==> exp/quartz: inputs <==
==> flow/design.v <==
module ieee754multiplier (
    input logic clk, rst_n,
    input logic [31:0] a_i,
    input logic [31:0] b_i,
    input logic start_i,
    output logic done_o,
    output logic nan_o,
    output logic inifinit_o,
    output logic overflow_o,
    output logic underflow_o,
    output logic [31:0] product_o
);
typedef enum logic[1:0] {
    INITIAL_STATE = 2'b00,
    MULTIPLY_STEP = 2'b01,
    RESULT_VERIFICATION_STEP = 2'b10,
    DONE = 2'b11
} MULTIPLIER_FSM_STATE;
MULTIPLIER_FSM_STATE current_state;
logic [31:0] a_r, b_r;  
logic signal_a, signal_b;
logic [7:0] exponent_a, exponent_b;
logic [23:0] mantissa_a, mantissa_b;  
logic [47:0] mantissa_temp;
logic [9:0] exponent_temp;
logic [31:0] product_r;      
logic [1:0]  exponent_hi_r;  
always_comb begin : MULTIPLIER_COMB_BLOCK
    signal_a = a_r[31];  
    signal_b = b_r[31];  
    exponent_a = a_r[30:23];  
    exponent_b = b_r[30:23];  
    mantissa_a[23] = 1;
    mantissa_a[22:0] = a_r[22:0];   
    mantissa_b[23] = 1;
    mantissa_b[22:0] = b_r[22:0];   
    if (mantissa_a[22-:23] == 0 || mantissa_b[22-:23] == 0) begin  
        mantissa_temp = 0;  
        exponent_temp = 0;  
    end else begin
        mantissa_temp = mantissa_a * mantissa_b;  
        exponent_temp = exponent_a + exponent_b - 127;  
        if (mantissa_temp[47] == 1) begin  
            mantissa_temp = mantissa_temp >> 1;  
            exponent_temp = exponent_temp + 1;  
        end
    end
end
always_ff @(posedge clk, negedge rst_n) begin : MULTIPLIER_FF_BLOCK
    if(!rst_n) begin
        current_state <= INITIAL_STATE;
        a_r <= 32'b0;
        b_r <= 32'b0;
        product_r <= 32'b0;
        exponent_hi_r <= 2'b0;
        done_o <= 1'b0;
        nan_o <= 1'b0;
        inifinit_o <= 1'b0;
        overflow_o <= 1'b0;
        underflow_o <= 1'b0;
        product_o <= 32'b0;
    end else begin
        case (current_state)
            INITIAL_STATE, DONE: begin
                done_o <= 1'b0;
                if (start_i) begin
                    a_r <= a_i;
                    b_r <= b_i;
                    current_state <= MULTIPLY_STEP;
                end else begin
                    current_state <= INITIAL_STATE;
                end
            end
            MULTIPLY_STEP: begin
                product_r[31] <= signal_a ^ signal_b;  
                product_r[30:23] <= exponent_temp[7:0];  
                product_r[22:0] <= mantissa_temp[45:23];  
                exponent_hi_r <= exponent_temp[9:8];
                current_state <= RESULT_VERIFICATION_STEP;
            end
            RESULT_VERIFICATION_STEP: begin
                nan_o <= 1'b0;
                inifinit_o <= 1'b0;
                overflow_o <= 1'b0;
                underflow_o <= 1'b0;
                product_o <= product_r;
                if (product_r[30:23] == 8'hFF && product_r[22:0] != 23'b00) begin
                    nan_o <= 1'b1;
                    product_o <= 32'b00;
                end else if (product_r[30:23] == 8'b11111111 && product_r[22:0] == 23'b0) begin
                    inifinit_o <= 1'b1;
                end else if (exponent_hi_r[0] == 1'b1 || exponent_hi_r[1] == 1'b1) begin
                    overflow_o <= 1'b1;
                    product_o <= 32'h7FFFFFFF;
                end else if (product_r[30:23] == 8'b00000000) begin
                    underflow_o <= 1'b1;
                    product_o <= 32'b00;
                end
                done_o <= 1'b1;
                current_state <= DONE;
            end
        endcase
    end
end
endmodule
==> flow/run.sh <==
#!/bin/bash
# the make line also repeats each setting of config.mk as NAME=value (left out here)
make -C /OpenROAD-flow-scripts/flow DESIGN_CONFIG=/design/flow/config.mk WORK_HOME=/design/flow/orfs CLKGATE_MAP_FILE= finish
==> flow/config.mk <==
export PLATFORM = sky130hd
export DESIGN_NAME = ieee754multiplier
export DESIGN_NICKNAME = ieee754multiplier
export VERILOG_FILES = /design/flow/design.v
export SDC_FILE = /design/flow/constraint.sdc
export NUM_CORES = 4
export LEC_CHECK = 0
export ABC_AREA = 1
export CAP_MARGIN = 20
export CORE_MARGIN = 2
export CORE_UTILIZATION = 72
export CTS_CLUSTER_DIAMETER = 363
export CTS_CLUSTER_SIZE = 95
export SETUP_SLACK_MARGIN = -0.13
export SLEW_MARGIN = 20
==> flow/constraint.sdc <==
create_clock -name core_clock -period 3.48 [get_ports {clk}]
set_input_delay 0.6960 -clock core_clock [delete_from_list [all_inputs] [get_ports {clk}]]
set_output_delay 0.6960 -clock core_clock [all_outputs]
set_load 0.01 [all_outputs]
==> exp/willow (differences from exp/quartz) <==
CORE_UTILIZATION = 65   (was 72)
CTS_CLUSTER_DIAMETER = default   (was 363)
SETUP_SLACK_MARGIN = 1.03   (was -0.13)
TNS_END_PERCENT = 5   (was default)
==> exp/delta (differences from exp/quartz) <==
ABC_AREA = default   (was 1)
CAP_MARGIN = 40   (was 20)
CTS_CLUSTER_DIAMETER = 258   (was 363)
CTS_CLUSTER_SIZE = default   (was 95)
SETUP_SLACK_MARGIN = default   (was -0.13)
==> flow/constraint.sdc (replaced) <==
create_clock -name core_clock -period 6.22 [get_ports {clk}]
set_input_delay 1.2440 -clock core_clock [delete_from_list [all_inputs] [get_ports {clk}]]
set_output_delay 1.2440 -clock core_clock [all_outputs]
set_load 0.01 [all_outputs]
==> comparison table <==
Outcome: exp/quartz aborted with a tool error; exp/willow complete, but fails checks; exp/delta complete, but fails checks
Stage where the flow stopped: exp/quartz 5_1_grt; exp/willow -; exp/delta -
Violated checks: exp/quartz -; exp/willow setup timing; exp/delta setup timing
Largest class: exp/quartz -; exp/willow logic gates; exp/delta logic gates
Total length of routed met3 wires: exp/quartz -; exp/willow 7.67 mm; exp/delta 13.6 mm
Antenna viol nets, final: exp/quartz -; exp/willow 0; exp/delta 0
Net total in the final layout: exp/quartz -; exp/willow 4598; exp/delta 3804
R2R Path End: exp/quartz -; exp/willow product_r[28]; exp/delta product_r[29]
Registers: exp/quartz -; exp/willow 139; exp/delta 139
Setup crit start kind: exp/quartz -; exp/willow flop; exp/delta flop
Final worst setup slack: exp/quartz -; exp/willow -2900 ps; exp/delta -1330 ps
Number of distinct standard cells referenced by the synthesized netlist: exp/quartz 41; exp/willow 41; exp/delta 66
Setup Crit Path Kind: exp/quartz -; exp/willow flop to flop; exp/delta flop to flop
Clock buffer and inverter area fraction after layout: exp/quartz -; exp/willow 1.95%; exp/delta 2.02%
DRC Markers: exp/quartz -; exp/willow 0; exp/delta 0
Pre-CTS WS: exp/quartz -3190 ps; exp/willow -3180 ps; exp/delta -884 ps
Half-perimeter wire length after placement: exp/quartz 70.9 mm; exp/willow 66.3 mm; exp/delta 59.2 mm
Worst rel slew slack: exp/quartz -; exp/willow 43.9%; exp/delta 39.6%
